==> flow/design.v <==
`timescale 1ns / 1ps
module cordic_advanced #(
    parameter DATA_WIDTH = 18,           
    parameter ANGLE_WIDTH = 32,          
    parameter ITERATIONS = 18,           
    parameter PIPELINE_STAGES = 18       
)(
    input  wire                         clk,
    input  wire                         rst_n,
    input  wire                         enable,
    input  wire signed [DATA_WIDTH-1:0] x_in,
    input  wire signed [DATA_WIDTH-1:0] y_in,
    input  wire signed [ANGLE_WIDTH-1:0] z_in,           
    input  wire                         data_valid_in,
    output wire                         data_ready_out,
    output wire signed [DATA_WIDTH:0]   x_out,
    output wire signed [DATA_WIDTH:0]   y_out,
    output wire signed [ANGLE_WIDTH-1:0] z_out,
    output wire                         data_valid_out,
    input  wire                         data_ready_in,
    output wire                         overflow,
    output wire [15:0]                  iterations_count,
    output wire [31:0]                  throughput_counter
);
    localparam real CORDIC_GAIN = 1.646760258121;
    localparam signed [DATA_WIDTH-1:0] K_INVERSE = 
        (DATA_WIDTH == 16) ? 16'd19898 :
        (DATA_WIDTH == 18) ? 18'd79593 :
        (DATA_WIDTH == 20) ? 20'd318371 : 16'd19898;
    function [ANGLE_WIDTH-1:0] atan_lut;
        input integer idx;
        begin
            case(idx)
                0:  atan_lut = 32'h20000000;   
                1:  atan_lut = 32'h12E4051E;   
                2:  atan_lut = 32'h09FB385B;   
                3:  atan_lut = 32'h051111D4;   
                4:  atan_lut = 32'h028B0D43;   
                5:  atan_lut = 32'h0145D7E1;   
                6:  atan_lut = 32'h00A2F61E;   
                7:  atan_lut = 32'h00517C55;   
                8:  atan_lut = 32'h0028BE53;   
                9:  atan_lut = 32'h00145F2E;   
                10: atan_lut = 32'h000A2F98;   
                11: atan_lut = 32'h000517CC;   
                12: atan_lut = 32'h00028BE6;   
                13: atan_lut = 32'h000145F3;   
                14: atan_lut = 32'h0000A2F9;
                15: atan_lut = 32'h0000517D;
                16: atan_lut = 32'h000028BE;
                17: atan_lut = 32'h0000145F;
                18: atan_lut = 32'h00000A2F;
                19: atan_lut = 32'h00000518;
                20: atan_lut = 32'h0000028C;
                21: atan_lut = 32'h00000146;
                22: atan_lut = 32'h000000A3;
                23: atan_lut = 32'h00000051;
                24: atan_lut = 32'h00000028;
                25: atan_lut = 32'h00000014;
                26: atan_lut = 32'h0000000A;
                27: atan_lut = 32'h00000005;
                28: atan_lut = 32'h00000002;
                29: atan_lut = 32'h00000001;
                default: atan_lut = 32'h00000000;
            endcase
        end
    endfunction
    reg signed [DATA_WIDTH:0]   x_pipe [0:PIPELINE_STAGES];
    reg signed [DATA_WIDTH:0]   y_pipe [0:PIPELINE_STAGES];
    reg signed [ANGLE_WIDTH-1:0] z_pipe [0:PIPELINE_STAGES];
    reg                         valid_pipe [0:PIPELINE_STAGES];
    reg [15:0] iteration_counter;
    reg [31:0] throughput_cnt;
    reg        overflow_flag;
    assign data_ready_out = enable;
    assign data_valid_out = valid_pipe[PIPELINE_STAGES];
    assign iterations_count = iteration_counter;
    assign throughput_counter = throughput_cnt;
    assign overflow = overflow_flag;
    wire [1:0] quadrant;
    assign quadrant = z_in[ANGLE_WIDTH-1:ANGLE_WIDTH-2];
    always @(posedge clk or negedge rst_n) begin
        if (!rst_n) begin
            x_pipe[0] <= 0;
            y_pipe[0] <= 0;
            z_pipe[0] <= 0;
            valid_pipe[0] <= 0;
        end else if (enable && data_valid_in) begin
            valid_pipe[0] <= 1'b1;
            case (quadrant)
                2'b00, 2'b11: begin   
                    x_pipe[0] <= {x_in[DATA_WIDTH-1], x_in};
                    y_pipe[0] <= {y_in[DATA_WIDTH-1], y_in};
                    z_pipe[0] <= z_in;
                end
                2'b01: begin   
                    x_pipe[0] <= -{y_in[DATA_WIDTH-1], y_in};
                    y_pipe[0] <= {x_in[DATA_WIDTH-1], x_in};
                    z_pipe[0] <= {2'b00, z_in[ANGLE_WIDTH-3:0]};
                end
                2'b10: begin   
                    x_pipe[0] <= {y_in[DATA_WIDTH-1], y_in};
                    y_pipe[0] <= -{x_in[DATA_WIDTH-1], x_in};
                    z_pipe[0] <= {2'b11, z_in[ANGLE_WIDTH-3:0]};
                end
            endcase
        end else if (enable) begin
            valid_pipe[0] <= 0;
        end
    end
    genvar i;
    generate
        for (i = 0; i < PIPELINE_STAGES; i = i + 1) begin : cordic_pipeline
            wire decision_sign;
            wire signed [DATA_WIDTH:0] x_shifted, y_shifted;
            assign x_shifted = x_pipe[i] >>> i;
            assign y_shifted = y_pipe[i] >>> i;
            assign decision_sign = z_pipe[i][ANGLE_WIDTH-1];
            always @(posedge clk or negedge rst_n) begin
                if (!rst_n) begin
                    x_pipe[i+1] <= 0;
                    y_pipe[i+1] <= 0;
                    z_pipe[i+1] <= 0;
                    valid_pipe[i+1] <= 0;
                end else if (enable) begin
                    valid_pipe[i+1] <= valid_pipe[i];
                    if (valid_pipe[i]) begin
                        if (decision_sign) begin   
                            x_pipe[i+1] <= x_pipe[i] + y_shifted;
                            y_pipe[i+1] <= y_pipe[i] - x_shifted;
                            z_pipe[i+1] <= z_pipe[i] + atan_lut(i);
                        end else begin   
                            x_pipe[i+1] <= x_pipe[i] - y_shifted;
                            y_pipe[i+1] <= y_pipe[i] + x_shifted;
                            z_pipe[i+1] <= z_pipe[i] - atan_lut(i);
                        end
                    end else begin
                        x_pipe[i+1] <= x_pipe[i];
                        y_pipe[i+1] <= y_pipe[i];
                        z_pipe[i+1] <= z_pipe[i];
                    end
                end
            end
        end
    endgenerate
    assign x_out = x_pipe[PIPELINE_STAGES];
    assign y_out = y_pipe[PIPELINE_STAGES];
    assign z_out = z_pipe[PIPELINE_STAGES];
    always @(posedge clk or negedge rst_n) begin
        if (!rst_n) begin
            overflow_flag <= 0;
        end else begin
            if (valid_pipe[PIPELINE_STAGES]) begin
                overflow_flag <= (x_pipe[PIPELINE_STAGES] == {1'b1, {DATA_WIDTH{1'b0}}}) ||
                                 (y_pipe[PIPELINE_STAGES] == {1'b1, {DATA_WIDTH{1'b0}}});
            end
        end
    end
    always @(posedge clk or negedge rst_n) begin
        if (!rst_n) begin
            iteration_counter <= 0;
            throughput_cnt <= 0;
        end else begin
            if (data_valid_in && enable)
                iteration_counter <= iteration_counter + 1;
            if (data_valid_out && data_ready_in)
                throughput_cnt <= throughput_cnt + 1;
        end
    end
endmodule
module cordic_sincos #(
    parameter DATA_WIDTH = 18,
    parameter ANGLE_WIDTH = 32,
    parameter PIPELINE_STAGES = 18
)(
    input  wire                         clk,
    input  wire                         rst_n,
    input  wire                         enable,
    input  wire signed [ANGLE_WIDTH-1:0] angle,
    input  wire                         angle_valid,
    output wire                         angle_ready,
    output wire signed [DATA_WIDTH:0]   cos_out,
    output wire signed [DATA_WIDTH:0]   sin_out,
    output wire                         result_valid,
    input  wire                         result_ready
);
    localparam signed [DATA_WIDTH-1:0] K_INV = 
        (DATA_WIDTH == 16) ? 16'd19898 :
        (DATA_WIDTH == 18) ? 18'd79593 :
        (DATA_WIDTH == 20) ? 20'd318371 : 16'd19898;
    wire overflow;
    wire [15:0] iter_count;
    wire [31:0] throughput;
    cordic_advanced #(
        .DATA_WIDTH(DATA_WIDTH),
        .ANGLE_WIDTH(ANGLE_WIDTH),
        .ITERATIONS(PIPELINE_STAGES),
        .PIPELINE_STAGES(PIPELINE_STAGES)
    ) cordic_core (
        .clk(clk),
        .rst_n(rst_n),
        .enable(enable),
        .x_in(K_INV),
        .y_in({DATA_WIDTH{1'b0}}),
        .z_in(angle),
        .data_valid_in(angle_valid),
        .data_ready_out(angle_ready),
        .x_out(cos_out),
        .y_out(sin_out),
        .z_out(),
        .data_valid_out(result_valid),
        .data_ready_in(result_ready),
        .overflow(overflow),
        .iterations_count(iter_count),
        .throughput_counter(throughput)
    );
endmodule
==> flow/run.sh <==
#!/bin/bash
# the make line also repeats each setting of config.mk as NAME=value (left out here)
make -C /OpenROAD-flow-scripts/flow DESIGN_CONFIG=/design/flow/config.mk WORK_HOME=/design/flow/orfs CLKGATE_MAP_FILE= finish
==> flow/config.mk <==
export PLATFORM = sky130hd
export DESIGN_NAME = cordic_advanced
export DESIGN_NICKNAME = cordic_advanced
export VERILOG_FILES = /design/flow/design.v
export SDC_FILE = /design/flow/constraint.sdc
export NUM_CORES = 4
export LEC_CHECK = 0
export ABC_AREA = 1
export CAP_MARGIN = 20
export CELL_PAD_IN_SITES_DETAIL_PLACEMENT = 0
export CORE_ASPECT_RATIO = 0.7
export CORE_MARGIN = 2
export CORE_UTILIZATION = 19
export CTS_CLUSTER_DIAMETER = 262
export CTS_CLUSTER_SIZE = 10
export GPL_ROUTABILITY_DRIVEN = 0
export MAX_ROUTING_LAYER = met5
export SETUP_SLACK_MARGIN = 0.05
export SLEW_MARGIN = 5
export TNS_END_PERCENT = 60
==> flow/constraint.sdc <==
create_clock -name core_clock -period 6.36 [get_ports {clk}]
set_input_delay 1.2720 -clock core_clock [delete_from_list [all_inputs] [get_ports {clk}]]
set_output_delay 1.2720 -clock core_clock [all_outputs]
set_load 0.01 [all_outputs]
==> results.cfg, run 1 <==
; yosys + openroad results
[clocking]
clk_latency_ns = 0.98
root_buffer = clkbuf_16
cts_buffers = 162
cts_tree = built
path_clk_slew_ns = 0.06
cts_resized = 0
h-tree-depth = 4
cts_buffer_depth = 4
cts.sinks = 1398
hold_buffers = 0
post-cts-setup-buffers = 0

[place]
placed_area_sq_um = 152000
io_buffers = 193
hpwl_mm = 424

[worst_setup_path]
r2r_setup_slack_ns = 2.01
cp_data_required_time_ns = 7.13
critical_path.max_fanout = 29
path_cells = buf_4, clkinv_1, nand2_1, xor2_1, inv_1, ha_1, nand2_1, o21ai_0, nor2_1, o21ai_0, nand2_1, nand3_1, nand3_1, nand2_1, nand2_1
crit_slowest_cell = o21ai_0
path_class = reg2reg
cpMostUsedCell = nand2_1
crit_family = buffers and inverters
r2r-start = z_pipe[5][31]
crit_arrival_ns = 5.11
cp_num_buf_inv = 3
crit_start = z_pipe[5][31]
endpoint = y_pipe[6][15]
end_kind = register
reg2reg_depth = 15
crit_path_max_incr_delay_ns = 0.80
crit_cells = 15
startpoint_type = register
r2r-end = y_pipe[6][15]

[final_timing]
final-hold-violation-count = 0
fmax_mhz = 230
setup_violations = 0
min_period_ns = 4.35
min_period_over_period_pct = 68.3
slew_headroom_pct = 21.1
drv_slew = 0
tightest_slew_ns = 1.17
setup_tns_ns = 0
fin_skew_ns = 0.129
rsz0062_at_grt = no

[finish]
n_fill_cell = 82100
seqCellArea_sq_um = 35000
comb_area_sq_um = 92200
syn2layout_area_growth_pct = 12.6
design_area_sq_um = 156000
nNetsFinal = 23100

[die]
design.core.area_sq_um = 728000
die_y_microns = 719
chip_area_sq_um = 738000
io_pins = 194
initCoreUtil_pct = 19.1
die_w_mm = 1.03
rows = 262

[drt]
dr_wl_met3_mm = 69.9
drc = 0
wirelength_mm = 538
post_drt_wl_per_cell_microns = 17.2
antenna_left = 0
maxUsedRoutingLayer = met5
drt_pass1_iterations = 7
wl_met1_mm = 263
vias_per_cell = 4.85
dr.first_iter.drc_count = 20000
dr_total_vias = 152000
wl_met2_mm = 195

[synthesis]
ys_sh_simple_pct = 31.8
async_reset_ff_share_pct = 100
synthFlopType = dfrtp_1
top_area_cell = dfrtp_1
ys_top_cells_by_count = 6347 x nand2_1, 2483 x inv_1, 1968 x a21oi_1
ys_sh_mux_pct = 0.00811
adder_share_pct = 12.2
synthTopLogicFamily = simple AND/OR/NAND/NOR gates
fp_nets = 23100
edf_count = 0
xor_area_share_pct = 3.88
synthTopCellsByArea = dfrtp_1 25%, nand2_1 17%, ha_1 11%
yosysUniqueCellTypes = 61
aoi_share_pct = 18.5
synthesis.area_sq_um = 139000
synthCells = 21700
ys.flops = 1398
most_common_cell = nand2_1
synth_seq_share_pct = 25.2
avgSynthCellArea_sq_um = 6.39
ys_warn_count = 5
ys_cells = 21700
yosys_area_sq_um = 139000
top_area_share_pct = 25.2

[flow_run]
stage_log_warnings = 111
max_cap_violations = 0

[global_routing]
antenna_found_initial = 23
gr-usage-all-layers_pct = 13.9
grt_start_max_net_pins = 175
grt_pass1_wl_mm = 830
gr-total-overflow = 0
grt_pass1_vias = 139000

[hold_path]
hold_path_class = in2async

[status]
status = timing/DRC/antenna clean
## through the flow
step,hold slack (ns),cells,utilization (%),setup WS [ns]
floorplan,0.442,21700,-,2.80
global placement,0.458,31200,20.9,2.14
detailed placement,0.463,31200,20.9,2.13
CTS,0.230,31300,21.5,2.38
global route,0.248,31300,21.5,1.84
finish,0.287,31300,21.5,2.01
## layer usage
layer  global-route usage (%)  vias to the layer above
met5                    0.181                        -
met4                     2.31                       18
met3                     3.88                      653
met2                     18.1                     8001
met1                     22.1                    71000
li1                         -                    72300
## cell type report
class	count	area share, %
multi-input combinational	17300	59.0
sequential	1398	22.4
tap	9636	7.71
inverter	2510	6.03
clock buffer	167	2.62
timing repair buffer	340	2.14
clock inverter	12	0.132
antenna	8	0.0128
==> inputs of run 2 (changes only) <==
- CELL_PAD_IN_SITES_DETAIL_PLACEMENT: 0 -> unset
- CELL_PAD_IN_SITES_GLOBAL_PLACEMENT: unset -> 0
- CORE_ASPECT_RATIO: 0.7 -> unset
- CORE_UTILIZATION: 19 -> 72
- CTS_CLUSTER_DIAMETER: 262 -> 231
- CTS_CLUSTER_SIZE: 10 -> 57
- GPL_ROUTABILITY_DRIVEN: 0 -> unset
- GPL_TIMING_DRIVEN: unset -> 1
- HOLD_SLACK_MARGIN: unset -> -0.07
- MAX_ROUTING_LAYER: met5 -> met4
- MIN_ROUTING_LAYER: unset -> met1
- PLACE_DENSITY: unset -> 0.65
- SETUP_SLACK_MARGIN: 0.05 -> -0.07
- SLEW_MARGIN: 5 -> 20
- TNS_END_PERCENT: 60 -> unset
- clock period: 6.36 -> 2.72 ns (I/O delays scaled with it)
==> run 2 against run 1 <==
Net effect:
- the run now fails in 5_1_grt
- synthesized cell count did not move
- die size fell by 73%
- synthesized area did not move
==> results.cfg, run 2 <==
; physical design summary
[synthesis]
top_area_share_pct = 25.2
ys_sh_mux_pct = 0.00811
ys_top_cells_by_count = 6347 x nand2_1, 2483 x inv_1, 1968 x a21oi_1
edf_count = 0
most_common_cell = nand2_1
synthCells = 21700
avgSynthCellArea_sq_um = 6.39
ys_sh_simple_pct = 31.8
yosys_area_sq_um = 139000
synth_seq_share_pct = 25.2
adder_share_pct = 12.2
fp_nets = 23100
xor_area_share_pct = 3.88
ys_cells = 21700
ys_warn_count = 5
aoi_share_pct = 18.5
synthTopCellsByArea = dfrtp_1 25%, nand2_1 17%, ha_1 11%
synthesis.area_sq_um = 139000
synthFlopType = dfrtp_1
yosysUniqueCellTypes = 61
async_reset_ff_share_pct = 100
ys.flops = 1398
top_area_cell = dfrtp_1
synthTopLogicFamily = simple AND/OR/NAND/NOR gates

[die]
design.core.area_sq_um = 192000
chip_area_sq_um = 196000
die_y_microns = 443
io_pins = 194
rows = 161
initCoreUtil_pct = 72.3
die_w_microns = 443

[place]
dp_cells = 26200
globalplace.congestion = 1.16
hpwl_mm = 389
dpl_worst_slack_ns = -0.580
io_buffers = 193

[status]
status = aborted with a tool error
haltStage = 5_1_grt
tool.error = [ERROR GRT-0232] Routing congestion too high. Check the congestion heatmap in the GUI.

[clocking]
cts_buffer_depth = 3
cts_buffers = 28
h-tree-depth = 1
root_buffer = clkbuf_16
cts.sinks = 1398

[global_routing]
gr-usage-all-layers_pct = 94.2
gr-total-overflow = 4292
-- run 2: timing repair --
action	4_1_cts
endpoints found under the hold margin	39
resized	898
buffers inserted	102
pin swaps	279
endpoints found under the setup margin	366
hold buffers	1
-- run 2: metrics by stage --
| step | area, sq um |
|---|---|
| floorplan | 139000 |
| CTS | 165000 |
| detailed placement | 160000 |
| global placement | 160000 |
-- run 2: routing by layer --
layer / track usage [%] / GRT overflow
met5: - / -
met2: 103 / 2301
met1: 92.2 / 446
met4: 92.8 / 1028
met3: 86.1 / 517
==> inputs of run 3 (changes only) <==
- ABC_AREA: 1 -> unset
- CELL_PAD_IN_SITES_GLOBAL_PLACEMENT: 0 -> unset
- CORE_UTILIZATION: 72 -> 66
- CTS_CLUSTER_DIAMETER: 231 -> 342
- CTS_CLUSTER_SIZE: 57 -> 40
- GPL_TIMING_DRIVEN: 1 -> unset
- HOLD_SLACK_MARGIN: -0.07 -> unset
- MAX_ROUTING_LAYER: met4 -> unset
- MIN_ROUTING_LAYER: met1 -> unset
- PLACE_DENSITY: 0.65 -> unset
- SETUP_SLACK_MARGIN: -0.07 -> unset
- clock period: 2.72 -> 3.09 ns (I/O delays scaled with it)
==> run 3 against run 2 <==
Net effect:
- the run again fails in 5_1_grt
- synthesized area shrank 11%
- synthesized cell count fell by 31%
- die size down 2.7%
==> results.cfg, run 3 <==
; physical design summary
[place]
io_buffers = 193
dpl_worst_slack_ns = -0.672
hpwl_mm = 320
globalplace.congestion = 1.02

[synthesis]
ys_sh_mux_pct = 7.16
top_area_cell = dfrtp_1
ys_warn_count = 5
fp_nets = 16300
ys_cells = 14900
edf_count = 0
synthFlopType = dfrtp_1
ys_top_cells_by_count = 2076 x a21oi_1, 1896 x nor2_1, 1398 x dfrtp_1
ys_sh_simple_pct = 15.4
synthesis.area_sq_um = 124000
aoi_share_pct = 22.8
synthCells = 14900
top_area_share_pct = 28.2
ys.flops = 1398
synth_seq_share_pct = 28.2
xor_area_share_pct = 9.08
async_reset_ff_share_pct = 100
yosysUniqueCellTypes = 98
adder_share_pct = 13.7
yosys_area_sq_um = 124000
synthTopCellsByArea = dfrtp_1 28%, ha_1 13%, a21oi_1 8.4%
avgSynthCellArea_sq_um = 8.30
synthTopLogicFamily = AND-OR/OR-AND gates
most_common_cell = a21oi_1

[die]
die_y_microns = 437
io_pins = 194
die_w_microns = 437
initCoreUtil_pct = 66.2
chip_area_sq_um = 191000
design.core.area_sq_um = 187000
rows = 159

[status]
status = aborted with a tool error
haltStage = 5_1_grt

[clocking]
cts_buffers = 40
root_buffer = clkbuf_16
h-tree-depth = 2
cts.sinks = 1398
cts_buffer_depth = 3
## run 3: per-stage QoR
| step | cell area, sq um | setup TNS [ns] | hold slack (ns) | std cells |
|---|---|---|---|---|
| detailed placement | 150000 | -99.43 | 0.457 | 19600 |
| global placement | 150000 | -62.17 | 0.453 | 19600 |
| CTS | 161000 | -56.39 | 0.312 | 20200 |
| floorplan | 127000 | -33.38 | 0.322 | 14900 |
## run 3: what timing repair did
action,CTS
pin swaps,1039
gates resized,1231
hold endpoints to repair,59
gates cloned,8
setup buffers,550
hold buffers,1
setup endpoints to repair,523
==> inputs of run 4 (changes only) <==
- CORE_UTILIZATION: 66 -> 39
- CTS_CLUSTER_DIAMETER: 342 -> unset
- CTS_CLUSTER_SIZE: 40 -> unset
- clock period: 3.09 -> 6.82 ns (I/O delays scaled with it)
==> run 4 against run 3 <==
Net effect:
- the run now finishes clean
- synthesized area did not move
- synthesized cell count unchanged
- die size up 69%
==> results.cfg, run 4 <==
; yosys + openroad results
[final_timing]
setup_slack_ns = 2.26
min_period_over_period_pct = 66.8
rsz0062_at_grt = no
slew_headroom_pct = 28.8
fmax_mhz = 219
setup_violations = 0
fin_skew_ns = 0.0755
final-hold-violation-count = 0
setup_tns_ns = 0
tightest_slew_ns = 1.07
drv_slew = 0
min_period_ns = 4.56

[synthesis]
fp_nets = 16300
async_reset_ff_share_pct = 100
synthCells = 14900
synthTopLogicFamily = AND-OR/OR-AND gates
avgSynthCellArea_sq_um = 8.30
ys_warn_count = 5
xor_area_share_pct = 9.08
ys_cells = 14900
top_area_cell = dfrtp_1
adder_share_pct = 13.7
ys.flops = 1398
ys_sh_simple_pct = 15.4
synthFlopType = dfrtp_1
edf_count = 0
synthTopCellsByArea = dfrtp_1 28%, ha_1 13%, a21oi_1 8.4%
ys_sh_mux_pct = 7.16
ys_top_cells_by_count = 2076 x a21oi_1, 1896 x nor2_1, 1398 x dfrtp_1
yosysUniqueCellTypes = 98
yosys_area_sq_um = 124000
synthesis.area_sq_um = 124000
most_common_cell = a21oi_1
aoi_share_pct = 22.8
top_area_share_pct = 28.2
synth_seq_share_pct = 28.2

[worst_setup_path]
crit_start = z_pipe[16][31]
path_class = reg2reg
cp_data_required_time_ns = 7.54
crit_family = AND-OR/OR-AND gates
critical_path.max_fanout = 26
reg2reg_depth = 15
path_cells = inv_1, buf_4, a21oi_1, ha_1, inv_1, o21bai_1, a2111oi_0, or4_1, a31oi_1, o21ai_1, o22a_1, mux2i_1, o21ai_1, xnor2_1, mux2i_1
crit_slowest_cell = dfrtp_1
r2r-end = x_pipe[17][18]
crit_path_max_incr_delay_ns = 0.99
startpoint_type = register
crit_cells = 15
endpoint = x_pipe[17][18]
r2r_setup_slack_ns = 2.26
cp_num_buf_inv = 3
end_kind = register
r2r-start = z_pipe[16][31]
crit_arrival_ns = 5.27

[place]
io_buffers = 193
globalplace.congestion = 0.890
hpwl_mm = 257
dpl_worst_slack_ns = 2.36
placed_area_sq_um = 130000

[drt]
antenna_left = 0
wirelength_mm = 344
post_drt_wl_per_cell_microns = 18.0
drt_pass1_iterations = 6
drc = 0
dr_total_vias = 106000
dr.first_iter.drc_count = 7006
vias_per_cell = 5.57

[clocking]
cts_buffer_depth = 4
path_clk_slew_ns = 0.06
cts.sinks = 1398
post-cts-setup-buffers = 0
clk_latency_ns = 0.89
cts_tree = built
h-tree-depth = 4
hold_buffers = 0
cts_buffers = 175
cts_resized = 0
root_buffer = clkbuf_16

[global_routing]
gr-total-overflow = 0
grt_pass1_vias = 101000
grt_pass1_wl_mm = 555
antenna_found_initial = 3
grt_start_max_net_pins = 181
gr-usage-all-layers_pct = 20.8

[finish]
design_area_sq_um = 136000
nNetsFinal = 16200
fin_util_pct = 43.1
syn2layout_area_growth_pct = 9.78

[die]
die_w_microns = 568
chip_area_sq_um = 322000
die_y_microns = 568
rows = 206
design.core.area_sq_um = 315000
initCoreUtil_pct = 39.3
io_pins = 194

[flow_run]
max_cap_violations = 0
stage_log_warnings = 124

[status]
status = timing/DRC/antenna clean

[hold_path]
hold_path_class = in2async
-- run 4: metal layers --
| layer | vias up | part of all wire (%) | track usage (%) |
|---|---|---|---|
| li1 | 53600 | - | - |
| met5 | - | 0.0035 | 0 |
| met3 | 498 | 3.3 | 1.79 |
| met4 | 2 | 2.9 | 6.08 |
| met2 | 1800 | 48 | 35.5 |
| met1 | 50400 | 46 | 27.9 |
-- run 4: cell type report --
type | instances | area (sq um)
inverters | 559 | 2110
well taps | 4160 | 5200
diodes | 1 | 2.50
clock inverters | 78 | 1100
repair buffers | 317 | 3130
flip-flops and latches | 1398 | 35000
clock buffers | 242 | 5030
multi-input cells | 12300 | 84400
fillers | 31700 | 179000
-- run 4: per-stage QoR --
| stage | cells | hold WS, ns |
|---|---|---|
| floorplan | 14900 | 0.440 |
| global placement | 18800 | 0.456 |
| detailed placement | 18800 | 0.455 |
| CTS | 19100 | 0.434 |
| global route | 19100 | 0.458 |
| finish | 19100 | 0.429 |
==> inputs of run 5 (changes only) <==
- CORE_UTILIZATION: 39 -> 70
- CTS_CLUSTER_DIAMETER: unset -> 362
- CTS_CLUSTER_SIZE: unset -> 31
- clock period: 6.82 -> 3.18 ns (I/O delays scaled with it)
==> run 5 against run 4 <==
Net effect:
- synthesized cell count did not move
- die size is 44% lower
- the run now fails in 5_1_grt
- synthesized area did not move
==> results.cfg, run 5 <==
; physical design summary
[status]
status = aborted with a tool error
haltStage = 5_1_grt
tool.error = [ERROR GRT-0232] Routing congestion too high. Check the congestion heatmap in the GUI.

[die]
chip_area_sq_um = 180000
die_y_microns = 425
rows = 154
initCoreUtil_pct = 70.4
io_pins = 194
die_w_microns = 425
design.core.area_sq_um = 176000

[synthesis]
synthCells = 14900
synthTopCellsByArea = dfrtp_1 28%, ha_1 13%, a21oi_1 8.4%
adder_share_pct = 13.7
ys_sh_simple_pct = 15.4
xor_area_share_pct = 9.08
synthesis.area_sq_um = 124000
synthTopLogicFamily = AND-OR/OR-AND gates
edf_count = 0
synthFlopType = dfrtp_1
top_area_share_pct = 28.2
ys_top_cells_by_count = 2076 x a21oi_1, 1896 x nor2_1, 1398 x dfrtp_1
fp_nets = 16300
ys_warn_count = 5
top_area_cell = dfrtp_1
aoi_share_pct = 22.8
async_reset_ff_share_pct = 100
ys.flops = 1398
ys_cells = 14900
avgSynthCellArea_sq_um = 8.30
ys_sh_mux_pct = 7.16
synth_seq_share_pct = 28.2
yosysUniqueCellTypes = 98
most_common_cell = a21oi_1
yosys_area_sq_um = 124000

[place]
globalplace.congestion = 1.01
dp_cells = 19000
hpwl_mm = 310
io_buffers = 193
dpl_worst_slack_ns = -0.574

[clocking]
h-tree-depth = 2
cts.sinks = 1398
root_buffer = clkbuf_16
cts_buffers = 51
cts_buffer_depth = 3

[global_routing]
gr-usage-all-layers_pct = 93.2
gr-total-overflow = 4860
-- run 5: metal layers --
| metal | overflow | global-route usage [%] |
|---|---|---|
| met2 | 3014 | 107 |
| met3 | 165 | 80.7 |
| met4 | 1564 | 103 |
| met1 | 101 | 88.6 |
| met5 | 16 | 63.4 |
-- run 5: through the flow --
stage / instance area, sq um / util (%)
3_3_place_gp: 145000 / 82.7
3_5_place_dp: 145000 / 82.7
2_1_floorplan: 126000 / -
4_1_cts: 157000 / 89.5
-- run 5: repair_timing --
action / 4_1_cts
hold buffers: 1
hold endpoints to repair: 57
pin swaps: 1077
setup buffers: 556
endpoints found under the setup margin: 431
cloned: 3
gates resized: 1341
==> inputs of run 6 (changes only) <==
- CAP_MARGIN: 20 -> 10
- CELL_PAD_IN_SITES_GLOBAL_PLACEMENT: unset -> 2
- CORE_ASPECT_RATIO: unset -> 0.63
- CORE_MARGIN: 2 -> 5
- CORE_UTILIZATION: 70 -> 24
- CTS_CLUSTER_DIAMETER: 362 -> unset
- CTS_CLUSTER_SIZE: 31 -> unset
- GPL_TIMING_DRIVEN: unset -> 1
- MAX_ROUTING_LAYER: unset -> met5
- PLACE_DENSITY_LB_ADDON: unset -> 0.26
- SLEW_MARGIN: 20 -> 40
- TNS_END_PERCENT: unset -> 65
- clock period: 3.18 -> 5.94 ns (I/O delays scaled with it)
==> run 6 against run 5 <==
Net effect:
- the run now finishes clean
- synthesized cell count is the same
- die size rose to 2.9 times the previous value
- synthesized area stayed put
==> results.cfg, run 6 <==
; yosys + openroad results
[status]
status = timing/DRC/antenna clean

[die]
io_pins = 194
initCoreUtil_pct = 24.1
rows = 209
design.core.area_sq_um = 514000
die_y_microns = 580
chip_area_sq_um = 531000
die_w_microns = 915

[final_timing]
setup_violations = 0
whs_ns = 0.198
setup_tns_ns = 0
drv_slew = 0
fin_skew_ns = 0.0611
tightest_slew_ns = 1.01
min_period_over_period_pct = 77.3
fmax_mhz = 218
final-hold-violation-count = 0
rsz0062_at_grt = no
slew_headroom_pct = 32.8
min_period_ns = 4.59

[synthesis]
most_common_cell = a21oi_1
ys_sh_simple_pct = 15.4
ys_cells = 14900
ys_warn_count = 5
avgSynthCellArea_sq_um = 8.30
ys_sh_mux_pct = 7.16
yosysUniqueCellTypes = 98
yosys_area_sq_um = 124000
synthFlopType = dfrtp_1
top_area_cell = dfrtp_1
async_reset_ff_share_pct = 100
synthTopCellsByArea = dfrtp_1 28%, ha_1 13%, a21oi_1 8.4%
synthTopLogicFamily = AND-OR/OR-AND gates
ys_top_cells_by_count = 2076 x a21oi_1, 1896 x nor2_1, 1398 x dfrtp_1
synthCells = 14900
synthesis.area_sq_um = 124000
xor_area_share_pct = 9.08
synth_seq_share_pct = 28.2
top_area_share_pct = 28.2
edf_count = 0
aoi_share_pct = 22.8
adder_share_pct = 13.7
ys.flops = 1398
fp_nets = 16300

[drt]
wirelength_mm = 431
post_drt_wl_per_cell_microns = 19.7
vias_per_cell = 4.86
drc = 0
antenna_left = 0
drt_pass1_iterations = 7
dr_total_vias = 106000
dr.first_iter.drc_count = 7376

[worst_setup_path]
startpoint_type = register
reg2reg_depth = 15
crit_arrival_ns = 5.31
cp_data_required_time_ns = 6.66
r2r-end = x_pipe[3][18]
crit_family = simple AND/OR/NAND/NOR gates
crit_slowest_cell = nor3_1
crit_cells = 15
path_cells = nor3_1, nand3_1, or2_2, nor3_1, nor2_1, xor2_1, ha_1, or3_1, a211oi_1, o31ai_1, o41ai_1, xnor2_1, nor2_1, xnor2_1, a21oi_1
cp_num_buf_inv = 0
path_class = reg2reg
crit_path_max_incr_delay_ns = 0.58
r2r-start = y_pipe[2][6]
critical_path.max_fanout = 7
endpoint = x_pipe[3][18]
crit_start = y_pipe[2][6]
r2r_setup_slack_ns = 1.35
end_kind = register

[finish]
seqCellArea_sq_um = 35000
comb_area_sq_um = 84500
fin_util_pct = 27.2
nNetsFinal = 16200
fin_cells = 21800
syn2layout_area_growth_pct = 12.8
n_fill_cell = 55300

[clocking]
cts.sinks = 1398
h-tree-depth = 4
clk_latency_ns = 0.90
cts_resized = 0
cts_buffer_depth = 4
post-cts-setup-buffers = 0
cts_tree = built
hold_buffers = 0
cts_buffers = 179
root_buffer = clkbuf_16
path_clk_slew_ns = 0.07

[global_routing]
grt_start_max_net_pins = 182
grt_pass1_wl_mm = 658
gr-usage-all-layers_pct = 15.6
antenna_found_initial = 21
grt_pass1_vias = 101000
met2_usage_pct = 20.6
use_met1_pct = 26.2
grtUsageMet3_pct = 2.50
grt.busiest_layer = met1
gr-total-overflow = 0

[place]
hpwl_mm = 332
dp_cells = 21500
globalplace.congestion = 0.816
io_buffers = 193

[hold_path]
hold_path_class = in2async

[flow_run]
max_cap_violations = 0
stage_log_warnings = 120
==> run 6: cell type report <==
cell class                      count  share of cell area [%]
Antenna cell                        3                 0.00537
Clock buffer                      242                    3.58
Clock inverter                     74                   0.624
Inverter                          559                    1.51
Multi-Input combinational cell  12300                    60.4
Sequential cell                  1398                    25.1
Tap cell                         6857                    6.14
Timing Repair Buffer              374                    2.64
==> run 6: routing by layer <==
| metal | part of all wire, % | wire (microns) |
|---|---|---|
| met5 | 0.0030 | 13 |
| met4 | 1.2 | 5300 |
| met3 | 4.8 | 20800 |
| met2 | 37 | 160000 |
| met1 | 57 | 245000 |
==> run 6: per-stage QoR <==
step	worst slack [ns]	cell area [sq um]
global placement	1.41	134000
global route	0.927	140000
floorplan	1.84	124000
detailed placement	1.49	134000
finish	1.35	140000
CTS	1.47	140000
==> inputs of run 7 (changes only) <==
- ABC_AREA: unset -> 1
- CAP_MARGIN: 10 -> 20
- CELL_PAD_IN_SITES_GLOBAL_PLACEMENT: 2 -> unset
- CORE_ASPECT_RATIO: 0.63 -> unset
- CORE_MARGIN: 5 -> 2
- CORE_UTILIZATION: 24 -> 62
- CTS_CLUSTER_SIZE: unset -> 94
- GPL_TIMING_DRIVEN: 1 -> unset
- MAX_ROUTING_LAYER: met5 -> unset
- PLACE_DENSITY_LB_ADDON: 0.26 -> unset
- SLEW_MARGIN: 40 -> 20
- TNS_END_PERCENT: 65 -> unset
- clock period: 5.94 -> 2.18 ns (I/O delays scaled with it)
==> run 7 against run 6 <==
Net effect:
- the run now fails in 5_1_grt
- die size fell by 57%
- synthesized area rose by 12%
- synthesized cell count rose by 46%
==> results.cfg, run 7 <==
; physical design summary
[status]
status = aborted with a tool error
haltStage = 5_1_grt
tool.error = [ERROR GRT-0116] Global routing finished with congestion. Check the congestion regions in the DRC Viewer.

[synthesis]
most_common_cell = nand2_1
ys_cells = 21700
async_reset_ff_share_pct = 100
edf_count = 0
ys.flops = 1398
synth_seq_share_pct = 25.2
synthCells = 21700
synthTopLogicFamily = simple AND/OR/NAND/NOR gates
aoi_share_pct = 18.5
avgSynthCellArea_sq_um = 6.39
adder_share_pct = 12.2
synthTopCellsByArea = dfrtp_1 25%, nand2_1 17%, ha_1 11%
synthesis.area_sq_um = 139000
yosys_area_sq_um = 139000
ys_sh_mux_pct = 0.00811
fp_nets = 23100
top_area_cell = dfrtp_1
top_area_share_pct = 25.2
ys_sh_simple_pct = 31.8
synthFlopType = dfrtp_1
ys_top_cells_by_count = 6347 x nand2_1, 2483 x inv_1, 1968 x a21oi_1
yosysUniqueCellTypes = 61
xor_area_share_pct = 3.88
ys_warn_count = 5

[die]
design.core.area_sq_um = 223000
rows = 173
initCoreUtil_pct = 62.4
io_pins = 194
chip_area_sq_um = 228000
die_y_microns = 477
die_w_microns = 477

[clocking]
h-tree-depth = 4
root_buffer = clkbuf_16
cts.sinks = 1398
cts_buffer_depth = 3
cts_buffers = 164

[place]
hpwl_mm = 452
globalplace.congestion = 1.15
placed_area_sq_um = 185000
io_buffers = 193

[global_routing]
gr-total-overflow = 18
gr-usage-all-layers_pct = 63.2
[run 7: metrics by stage]
step / worst slack, ns / hold slack, ns / instances
2_1_floorplan: -0.460 / 0.140 / 21700
3_3_place_gp: -0.844 / 0.330 / 29200
3_5_place_dp: -0.904 / 0.330 / 29200
4_1_cts: -0.786 / 0.0962 / 29600
[run 7: repair_timing]
| action | CTS |
|---|---|
| endpoints found under the hold margin | 492 |
| endpoints found under the setup margin | 1157 |
| resized | 1379 |
| buffers inserted | 211 |
| pin swaps | 745 |
| hold buffers | 2 |
[run 7: per-layer routing]
layer,GRT overflow,global-route usage [%]
met4,11,54.9
met3,5,38.2
met2,2,85.2
met1,0,68.0
met5,0,16.0
==> inputs of run 8 (changes only) <==
- ABC_AREA: 1 -> unset
- CELL_PAD_IN_SITES_GLOBAL_PLACEMENT: unset -> 0
- CORE_UTILIZATION: 62 -> 72
- CTS_CLUSTER_SIZE: 94 -> 84
- GPL_TIMING_DRIVEN: unset -> 1
- HOLD_SLACK_MARGIN: unset -> -0.07
- MAX_ROUTING_LAYER: unset -> met4
- MIN_ROUTING_LAYER: unset -> met1
- PLACE_DENSITY_LB_ADDON: unset -> 0.17
- SETUP_SLACK_MARGIN: unset -> -0.07
- clock period: 2.18 -> 3.8 ns (I/O delays scaled with it)
==> run 8 against run 7 <==
Net effect:
- now fails the layout checks on setup timing
- die size is 23% lower
- synthesized area is 11% lower
- synthesized cell count is 31% lower
==> results.cfg, run 8 <==
; yosys + openroad results
[synthesis]
synthesis.area_sq_um = 124000
adder_share_pct = 13.7
ys_top_cells_by_count = 2076 x a21oi_1, 1896 x nor2_1, 1398 x dfrtp_1
ys.flops = 1398
ys_warn_count = 5
synth_seq_share_pct = 28.2
ys_sh_mux_pct = 7.16
synthTopCellsByArea = dfrtp_1 28%, ha_1 13%, a21oi_1 8.4%
ys_sh_simple_pct = 15.4
synthFlopType = dfrtp_1
edf_count = 0
synthCells = 14900
ys_cells = 14900
fp_nets = 16300
async_reset_ff_share_pct = 100
top_area_cell = dfrtp_1
most_common_cell = a21oi_1
xor_area_share_pct = 9.08
yosysUniqueCellTypes = 98
avgSynthCellArea_sq_um = 8.30
aoi_share_pct = 22.8
synthTopLogicFamily = AND-OR/OR-AND gates
yosys_area_sq_um = 124000
top_area_share_pct = 28.2

[clocking]
cts_buffers = 159
root_buffer = clkbuf_16
cts.sinks = 1398
h-tree-depth = 4
clk_latency_ns = 0.85
cts_buffer_depth = 3
cts_tree = built
path_clk_slew_ns = 0.06

[worst_setup_path]
r2r-end = x_pipe[17][18]
crit_cells = 17
r2r-start = y_pipe[16][16]
crit_start = y_pipe[16][16]
startpoint_type = register
endpoint = x_pipe[17][18]
crit_family = AND-OR/OR-AND gates
cp_data_required_time_ns = 4.51
cp_num_buf_inv = 4
crit_arrival_ns = 4.64
path_class = reg2reg
end_kind = register
path_cells = inv_2, ha_1, inv_1, ha_1, inv_1, o21ai_1, buf_4, ha_1, a2111oi_4, or4_4, a31oi_2, o21ai_1, o22a_1, mux2i_2, o21ai_1, xnor2_1, mux2i_1
crit_slowest_cell = a2111oi_4
reg2reg_depth = 17
r2r_setup_slack_ns = -0.14
crit_path_max_incr_delay_ns = 0.47
critical_path.max_fanout = 8

[die]
chip_area_sq_um = 175000
design.core.area_sq_um = 171000
die_y_microns = 419
die_w_microns = 419
rows = 152
initCoreUtil_pct = 72.3
io_pins = 194

[final_timing]
tightest_slew_ns = 1.12
min_period_over_period_pct = 104
slew_headroom_pct = 25.1
fin_skew_ns = 0.0269
setup_violations = 1
setup_slack_ns = -0.136
min_period_ns = 3.94
final-hold-violation-count = 0
rsz0062_at_grt = yes
fmax_mhz = 254
drv_slew = 0

[global_routing]
gr-total-overflow = 0
grt_pass1_vias = 114000
grt_pass1_wl_mm = 595
grt_start_max_net_pins = 171
gr-usage-all-layers_pct = 42.8
antenna_found_initial = 7

[place]
globalplace.congestion = 1.02
io_buffers = 193
dpl_worst_slack_ns = -0.100
dp_cells = 17300
hpwl_mm = 278

[status]
violations = setup timing
status = finished with violations

[finish]
syn2layout_area_growth_pct = 11.3
fin_cells = 17700
nNetsFinal = 16600
n_fill_cell = 11400
fin_util_pct = 80.5

[drt]
dr_total_vias = 117000
drc = 0
drt_pass1_iterations = 10
antenna_left = 0
dr.first_iter.drc_count = 10800
vias_per_cell = 6.65
post_drt_wl_per_cell_microns = 21.3
wirelength_mm = 377

[hold_path]
hold_path_class = in2reg
min-delay-start = z_in[5]
whs_path_depth = 3
hold_path_end = z_pipe[0][5]

[flow_run]
max_cap_violations = 0
stage_log_warnings = 117
-- run 8: final cells by class --
cell class	count	area, sq um	area share (%)
clock buffers	215	4580	3.32
repair inverters	1	7.51	0.00544
inverters	559	2140	1.55
flip-flops and latches	1398	35000	25.4
well taps	2310	2890	2.10
repair buffers	765	6790	4.92
diodes	8	20.0	0.0145
multi-input cells	12300	85400	62.0
clock inverters	73	1010	0.730
-- run 8: what timing repair did --
action	in CTS	in global routing
endpoints found under the hold margin	1	0
setup endpoints to repair	8	139
gates cloned	0	1
resized	16	222
hold buffers	1	0
pin swaps	1	51
setup buffers	1	30
-- run 8: routing by layer --
layer	vias up	share of wire, %	GRT usage, %
met2	5308	47	69.6
met3	1683	7.0	6.00
met5	-	0	-
met4	0	8.0	29.2
met1	56100	38	49.2
li1	54400	-	-
-- run 8: per-stage QoR --
stage                     instance area (sq um)  TNS (ns)  hold WS (ns)
after global placement                   131000    -0.135         0.454
after detailed placement                 131000    -0.472         0.461
after global routing                     138000     -5.15         0.442
after floorplan                          124000    -0.451         0.440
after CTS                                137000    -0.673         0.411
final                                    138000    -0.136         0.450
==> inputs of run 9 (changes only) <==
- CELL_PAD_IN_SITES_DETAIL_PLACEMENT: unset -> 1
- CELL_PAD_IN_SITES_GLOBAL_PLACEMENT: 0 -> unset
- CORE_ASPECT_RATIO: unset -> 1.92
- CORE_MARGIN: 2 -> 10
- CORE_UTILIZATION: 72 -> 34
- CTS_CLUSTER_DIAMETER: unset -> 278
- CTS_CLUSTER_SIZE: 84 -> unset
- GPL_ROUTABILITY_DRIVEN: unset -> 1
- GPL_TIMING_DRIVEN: 1 -> unset
- HOLD_SLACK_MARGIN: -0.07 -> unset
- MAX_ROUTING_LAYER: met4 -> unset
- MIN_ROUTING_LAYER: met1 -> unset
- PLACE_DENSITY_LB_ADDON: 0.17 -> 0.2
- SETUP_SLACK_MARGIN: -0.07 -> 0.76
- clock period: 3.8 -> 2.73 ns (I/O delays scaled with it)
==> run 9 against run 8 <==
Net effect:
- first-iteration DRC count down 51%
- critical endpoint is now y_pipe[14][18]
- still fails the layout checks on setup timing
- flip-flop count unchanged
- cell count up 39%
- final area up 35%
==> results.cfg, run 9 <==
; yosys + openroad results
[status]
status = finished with violations
violations = setup timing

[final_timing]
tightest_slew_ns = 0.934
setup_tns_ns = -400.99
drv_slew = 0
fmax_mhz = 256
rsz0062_at_grt = yes
final-hold-violation-count = 0
min_period_over_period_pct = 143
fin_skew_ns = 0.0765
slew_headroom_pct = 37.5
setup_slack_ns = -1.18
min_period_ns = 3.91
setup_violations = 844

[worst_setup_path]
path_cells = inv_2, ha_4, nand4_1, ha_1, inv_1, o21ai_1, buf_4, ha_4, nand2_1, o21ai_2, a211oi_4, o31ai_4, nand3_2, a32oi_2, xnor2_2, or3_1, a31oi_1
crit_start = x_pipe[13][14]
crit_slowest_cell = dfrtp_1
cpMostUsedCell = ha_4
path_class = reg2reg
crit_arrival_ns = 4.76
cp_data_required_time_ns = 3.58
end_kind = register
cp_num_buf_inv = 3
r2r-start = x_pipe[13][14]
crit_cells = 17
r2r-end = y_pipe[14][18]
startpoint_type = register
reg2reg_depth = 17
r2r_setup_slack_ns = -1.18
crit_family = AND-OR/OR-AND gates
endpoint = y_pipe[14][18]
crit_path_max_incr_delay_ns = 0.42
critical_path.max_fanout = 3

[clocking]
cts.sinks = 1398
cts_buffer_depth = 4
path_clk_slew_ns = 0.07
cts_buffers = 166
cts_tree = built
clk_latency_ns = 0.95
root_buffer = clkbuf_16
h-tree-depth = 4

[drt]
antenna_left = 0
maxUsedRoutingLayer = met5
dr.first_iter.drc_count = 5332
wl_met2_mm = 327
vias_per_cell = 5.59
post_drt_wl_per_cell_microns = 24.1
wirelength_mm = 590
dr_wl_met3_mm = 19.7
drc = 0
wl_met1_mm = 162
drt_pass1_iterations = 7
dr_total_vias = 137000

[synthesis]
ys_warn_count = 5
yosys_area_sq_um = 124000
aoi_share_pct = 22.8
top_area_cell = dfrtp_1
ys.flops = 1398
ys_top_cells_by_count = 2076 x a21oi_1, 1896 x nor2_1, 1398 x dfrtp_1
ys_cells = 14900
ys_sh_simple_pct = 15.4
avgSynthCellArea_sq_um = 8.30
edf_count = 0
fp_nets = 16300
synthTopCellsByArea = dfrtp_1 28%, ha_1 13%, a21oi_1 8.4%
adder_share_pct = 13.7
async_reset_ff_share_pct = 100
top_area_share_pct = 28.2
yosysUniqueCellTypes = 98
most_common_cell = a21oi_1
synthesis.area_sq_um = 124000
synthFlopType = dfrtp_1
synthCells = 14900
synth_seq_share_pct = 28.2
synthTopLogicFamily = AND-OR/OR-AND gates
ys_sh_mux_pct = 7.16
xor_area_share_pct = 9.08

[hold_path]
hold_path_end = x_pipe[1][0]
whs_path_depth = 2
min-delay-start = enable
hold_path_class = in2reg

[die]
die_w_microns = 456
chip_area_sq_um = 390000
io_pins = 194
die_y_microns = 856
initCoreUtil_pct = 34.1
design.core.area_sq_um = 363000
rows = 307

[global_routing]
grt_pass1_vias = 152000
grt_start_max_net_pins = 145
gr-usage-all-layers_pct = 27.6
gr-total-overflow = 0
antenna_found_initial = 15
grt_pass1_wl_mm = 850

[flow_run]
max_cap_violations = 0
stage_log_warnings = 103

[place]
dpl_worst_slack_ns = -1.42
hpwl_mm = 439
dp_cells = 23700
io_buffers = 193
globalplace.congestion = 1.00

[finish]
n_fill_cell = 42300
syn2layout_area_growth_pct = 49.9
fin_util_pct = 51.1
nNetsFinal = 21000
fin_cells = 24500
-- run 9: metal layers --
| metal | vias to the layer above | track usage (%) |
|---|---|---|
| li1 | 63000 | - |
| met1 | 67600 | 19.9 |
| met2 | 3704 | 56.4 |
| met3 | 2869 | 3.65 |
| met4 | 6 | 30.2 |
| met5 | - | 0 |
-- run 9: what timing repair did --
action	CTS	global route
endpoints found under the hold margin	392	0
pin swaps	566	552
cloned	3	7
buffers inserted	283	202
hold buffers	1	0
endpoints found under the setup margin	1267	1294
resized	880	798
-- run 9: area by class of cell --
| cell class | instances | area, sq um | share of cell area, % |
|---|---|---|---|
| clock inverters | 57 | 729 | 0.393 |
| inverters | 559 | 2210 | 1.19 |
| repair buffers | 5147 | 41600 | 22.4 |
| well taps | 4789 | 5990 | 3.23 |
| multi-input cells | 12300 | 95300 | 51.3 |
| diodes | 11 | 27.5 | 0.0148 |
| flip-flops and latches | 1398 | 35100 | 18.9 |
| clock buffers | 229 | 4810 | 2.59 |
-- run 9: per-stage QoR --
stage	cell area (sq um)	hold slack (ns)
floorplan	128000	0.250
global placement	168000	0.456
detailed placement	168000	0.461
CTS	180000	0.0510
global route	186000	0.0971
finish	186000	0.0805
==> inputs of run 10 (changes only) <==
- CELL_PAD_IN_SITES_DETAIL_PLACEMENT: 1 -> unset
- CORE_ASPECT_RATIO: 1.92 -> unset
- CORE_MARGIN: 10 -> 2
- CORE_UTILIZATION: 34 -> 72
- CTS_CLUSTER_DIAMETER: 278 -> 191
- CTS_CLUSTER_SIZE: unset -> 97
- GPL_ROUTABILITY_DRIVEN: 1 -> unset
- PLACE_DENSITY: unset -> 0.39
- PLACE_DENSITY_LB_ADDON: 0.2 -> unset
- SETUP_SLACK_MARGIN: 0.76 -> unset
- TNS_END_PERCENT: unset -> 5
- clock period: 2.73 -> 3.0 ns (I/O delays scaled with it)
==> run 10 against run 9 <==
Net effect:
- the run now fails in 5_1_grt
- die size is 55% lower
- synthesized area unchanged
- synthesized cell count stayed put
==> results.cfg, run 10 <==
; physical design summary
[die]
design.core.area_sq_um = 171000
initCoreUtil_pct = 72.3
die_y_microns = 419
io_pins = 194
rows = 152
chip_area_sq_um = 175000
die_w_microns = 419

[global_routing]
gr-usage-all-layers_pct = 78.1
gr-total-overflow = 1333

[synthesis]
top_area_share_pct = 28.2
most_common_cell = a21oi_1
aoi_share_pct = 22.8
edf_count = 0
async_reset_ff_share_pct = 100
adder_share_pct = 13.7
synthFlopType = dfrtp_1
ys_warn_count = 5
ys.flops = 1398
synthTopCellsByArea = dfrtp_1 28%, ha_1 13%, a21oi_1 8.4%
synthesis.area_sq_um = 124000
synth_seq_share_pct = 28.2
fp_nets = 16300
synthCells = 14900
ys_cells = 14900
synthTopLogicFamily = AND-OR/OR-AND gates
ys_top_cells_by_count = 2076 x a21oi_1, 1896 x nor2_1, 1398 x dfrtp_1
avgSynthCellArea_sq_um = 8.30
xor_area_share_pct = 9.08
yosysUniqueCellTypes = 98
top_area_cell = dfrtp_1
yosys_area_sq_um = 124000
ys_sh_mux_pct = 7.16
ys_sh_simple_pct = 15.4

[place]
io_buffers = 193
globalplace.congestion = 1.04
hpwl_mm = 325

[clocking]
cts_buffer_depth = 3
cts_buffers = 23
root_buffer = clkbuf_16
h-tree-depth = 1
cts.sinks = 1398

[status]
status = aborted with a tool error
haltStage = 5_1_grt
tool.error = [ERROR GRT-0232] Routing congestion too high. Check the congestion heatmap in the GUI.
-- run 10: repair_timing --
item	CTS
endpoints found under the setup margin	687
endpoints found under the hold margin	39
pin swaps	321
resized	516
setup buffers	143
hold buffers	1
-- run 10: metal layers --
metal | overflow | GRT usage (%)
met1 | 92 | 77.7
met2 | 661 | 95.7
met3 | 129 | 60.4
met4 | 441 | 77.6
met5 | 10 | 44.8
-- run 10: through the flow --
step	worst slack (ns)	instance area (sq um)	utilization [%]	hold slack, ns	std cells
floorplan	-0.673	125000	-	0.304	14900
CTS	-0.611	155000	90.3	0.199	20000
detailed placement	-0.909	150000	87.8	0.459	19800
global placement	-0.988	150000	87.8	0.454	19800
==> inputs of run 11 (changes only) <==
- CTS_CLUSTER_DIAMETER: 191 -> 362
- CTS_CLUSTER_SIZE: 97 -> 99
- PLACE_DENSITY: 0.39 -> 0.8
- TNS_END_PERCENT: 5 -> unset
- clock period: 3.0 -> 3.1 ns (I/O delays scaled with it)
==> run 11 against run 10 <==
Net effect:
- the flow again stops in 5_1_grt
- synthesized cell count stayed put
- synthesized area stayed put
- die size stayed put
==> results.cfg, run 11 <==
; physical design summary
[synthesis]
ys_sh_mux_pct = 7.16
top_area_cell = dfrtp_1
ys_warn_count = 5
edf_count = 0
ys_top_cells_by_count = 2076 x a21oi_1, 1896 x nor2_1, 1398 x dfrtp_1
synthTopLogicFamily = AND-OR/OR-AND gates
synthesis.area_sq_um = 124000
xor_area_share_pct = 9.08
avgSynthCellArea_sq_um = 8.30
yosysUniqueCellTypes = 98
synthTopCellsByArea = dfrtp_1 28%, ha_1 13%, a21oi_1 8.4%
synthFlopType = dfrtp_1
adder_share_pct = 13.7
synthCells = 14900
ys_cells = 14900
ys_sh_simple_pct = 15.4
async_reset_ff_share_pct = 100
ys.flops = 1398
top_area_share_pct = 28.2
yosys_area_sq_um = 124000
aoi_share_pct = 22.8
fp_nets = 16300
most_common_cell = a21oi_1
synth_seq_share_pct = 28.2

[die]
io_pins = 194
design.core.area_sq_um = 171000
initCoreUtil_pct = 72.3
die_w_microns = 419
rows = 152
die_y_microns = 419
chip_area_sq_um = 175000

[place]
hpwl_mm = 304
dpl_worst_slack_ns = -0.755
io_buffers = 193
globalplace.congestion = 1.03

[global_routing]
gr-usage-all-layers_pct = 116
gr-total-overflow = 27700

[clocking]
root_buffer = clkbuf_16
cts.sinks = 1398
h-tree-depth = 1
cts_buffers = 18
cts_buffer_depth = 3

[status]
haltStage = 5_1_grt
tool.error = [ERROR GRT-0232] Routing congestion too high. Check the congestion heatmap in the GUI.
status = aborted with a tool error
[run 11: per-layer routing]
metal  global-route usage [%]  overflow
met5                     70.3        75
met2                      163     22700
met1                     94.7       317
met4                      124      4161
met3                     86.5       441
[run 11: stage by stage]
stage                     instances  hold slack [ns]  area (sq um)  TNS [ns]
after CTS                     19600            0.254        158000    -48.09
after detailed placement      19000            0.460        147000    -83.90
after global placement        19000            0.454        147000    -41.41
after floorplan               14900            0.324        127000    -31.67
[run 11: timing repair]
| item | in CTS |
|---|---|
| hold buffers | 1 |
| gates cloned | 5 |
| resized | 1332 |
| setup buffers | 611 |
| endpoints found under the setup margin | 504 |
| pin swaps | 1062 |
| hold endpoints to repair | 126 |
==> inputs of run 12 (changes only) <==
- CELL_PAD_IN_SITES_GLOBAL_PLACEMENT: unset -> 0
- CORE_UTILIZATION: 72 -> 61
- CTS_CLUSTER_DIAMETER: 362 -> unset
- CTS_CLUSTER_SIZE: 99 -> 84
- GPL_TIMING_DRIVEN: unset -> 1
- HOLD_SLACK_MARGIN: unset -> -0.07
- MAX_ROUTING_LAYER: unset -> met4
- MIN_ROUTING_LAYER: unset -> met1
- PLACE_DENSITY: 0.8 -> unset
- SETUP_SLACK_MARGIN: unset -> 1.02
- clock period: 3.1 -> 6.37 ns (I/O delays scaled with it)
==> run 12 against run 11 <==
Net effect:
- the run now finishes clean
- die size is 18% higher
- synthesized cell count unchanged
- synthesized area unchanged
==> results.cfg, run 12 <==
; yosys + openroad results
[worst_setup_path]
end_kind = register
crit_arrival_ns = 5.55
r2r-end = z_pipe[7][28]
r2r-start = z_pipe[6][31]
crit_start = z_pipe[6][31]
r2r_setup_slack_ns = 1.52
endpoint = z_pipe[7][28]
crit_path_max_incr_delay_ns = 0.93
cpMostUsedCell = o211ai_1
startpoint_type = register
crit_family = AND-OR/OR-AND gates
critical_path.max_fanout = 15
path_class = reg2reg
cp_data_required_time_ns = 7.08
reg2reg_depth = 13
crit_slowest_cell = dfrtp_1
crit_cells = 13
cp_num_buf_inv = 1
path_cells = inv_1, ha_1, a211oi_1, o21ai_0, o211ai_1, o211ai_1, a31oi_1, o21ai_1, o211ai_1, a311oi_1, or3_1, a31oi_1, a21oi_1

[die]
io_pins = 194
chip_area_sq_um = 207000
die_w_microns = 455
die_y_microns = 455
initCoreUtil_pct = 61.3
rows = 165
design.core.area_sq_um = 202000

[place]
placed_area_sq_um = 128000
globalplace.congestion = 0.986
hpwl_mm = 274
io_buffers = 193

[synthesis]
synthesis.area_sq_um = 124000
top_area_cell = dfrtp_1
ys_warn_count = 5
ys.flops = 1398
yosysUniqueCellTypes = 98
edf_count = 0
synthCells = 14900
yosys_area_sq_um = 124000
async_reset_ff_share_pct = 100
xor_area_share_pct = 9.08
top_area_share_pct = 28.2
synthTopCellsByArea = dfrtp_1 28%, ha_1 13%, a21oi_1 8.4%
synth_seq_share_pct = 28.2
most_common_cell = a21oi_1
ys_cells = 14900
ys_top_cells_by_count = 2076 x a21oi_1, 1896 x nor2_1, 1398 x dfrtp_1
synthFlopType = dfrtp_1
ys_sh_mux_pct = 7.16
aoi_share_pct = 22.8
adder_share_pct = 13.7
fp_nets = 16300
synthTopLogicFamily = AND-OR/OR-AND gates
ys_sh_simple_pct = 15.4
avgSynthCellArea_sq_um = 8.30

[clocking]
clk_latency_ns = 0.87
h-tree-depth = 4
path_clk_slew_ns = 0.06
cts_buffer_depth = 3
cts.sinks = 1398
cts_buffers = 164
root_buffer = clkbuf_16
post-cts-setup-buffers = 0
cts_tree = built

[final_timing]
rsz0062_at_grt = no
slew_headroom_pct = 26.2
final-hold-violation-count = 0
whs_ns = 0.396
tightest_slew_ns = 1.11
min_period_ns = 4.85
setup_tns_ns = 0
setup_violations = 0
fmax_mhz = 206
drv_slew = 0
fin_skew_ns = 0.0290
min_period_over_period_pct = 76.1

[drt]
wirelength_mm = 365
dr_total_vias = 111000
drt_pass1_iterations = 6
post_drt_wl_per_cell_microns = 20.7
dr.first_iter.drc_count = 8674
drc = 0
antenna_left = 0
vias_per_cell = 6.33

[finish]
nNetsFinal = 16200
comb_area_sq_um = 84400
syn2layout_area_growth_pct = 7.81
seqCellArea_sq_um = 35000
n_fill_cell = 17100
design_area_sq_um = 134000

[global_routing]
gr-total-overflow = 0
grt_start_max_net_pins = 197
antenna_found_initial = 1
gr-usage-all-layers_pct = 35.6
grt_pass1_wl_mm = 580
grt_pass1_vias = 109000

[flow_run]
max_cap_violations = 0
stage_log_warnings = 122

[status]
status = timing/DRC/antenna clean

[hold_path]
hold_path_class = in2async
run 12: what timing repair did:
item | 4_1_cts | 5_1_grt
gates resized | 0 | 1
endpoints found under the setup margin | 0 | 1
hold buffers | 0 | 0
run 12: routing by layer:
layer  up-vias  wire length [microns]  GRT usage (%)
met1     53500                 148000           41.8
met3       987                  16600           3.38
met4         0                  23100           20.4
li1      53500                      -              -
met5         -                      0              -
met2      3274                 177000           59.5
run 12: layout make-up:
class	instances	area share [%]
multi-input cells	12300	63.2
diodes	1	0.00187
flip-flops and latches	1398	26.2
clock buffers	230	3.49
clock inverters	74	0.676
well taps	2672	2.50
repair buffers	312	2.33
inverters	559	1.58
run 12: stage by stage:
stage                     utilization, %  cells  setup WS, ns
after floorplan                        -  14900          2.27
after global placement              63.3  17300          1.68
after detailed placement            63.3  17300          1.56
after CTS                           66.1  17600          1.54
after global routing                66.1  17600          1.34
final                               66.1  17600          1.52
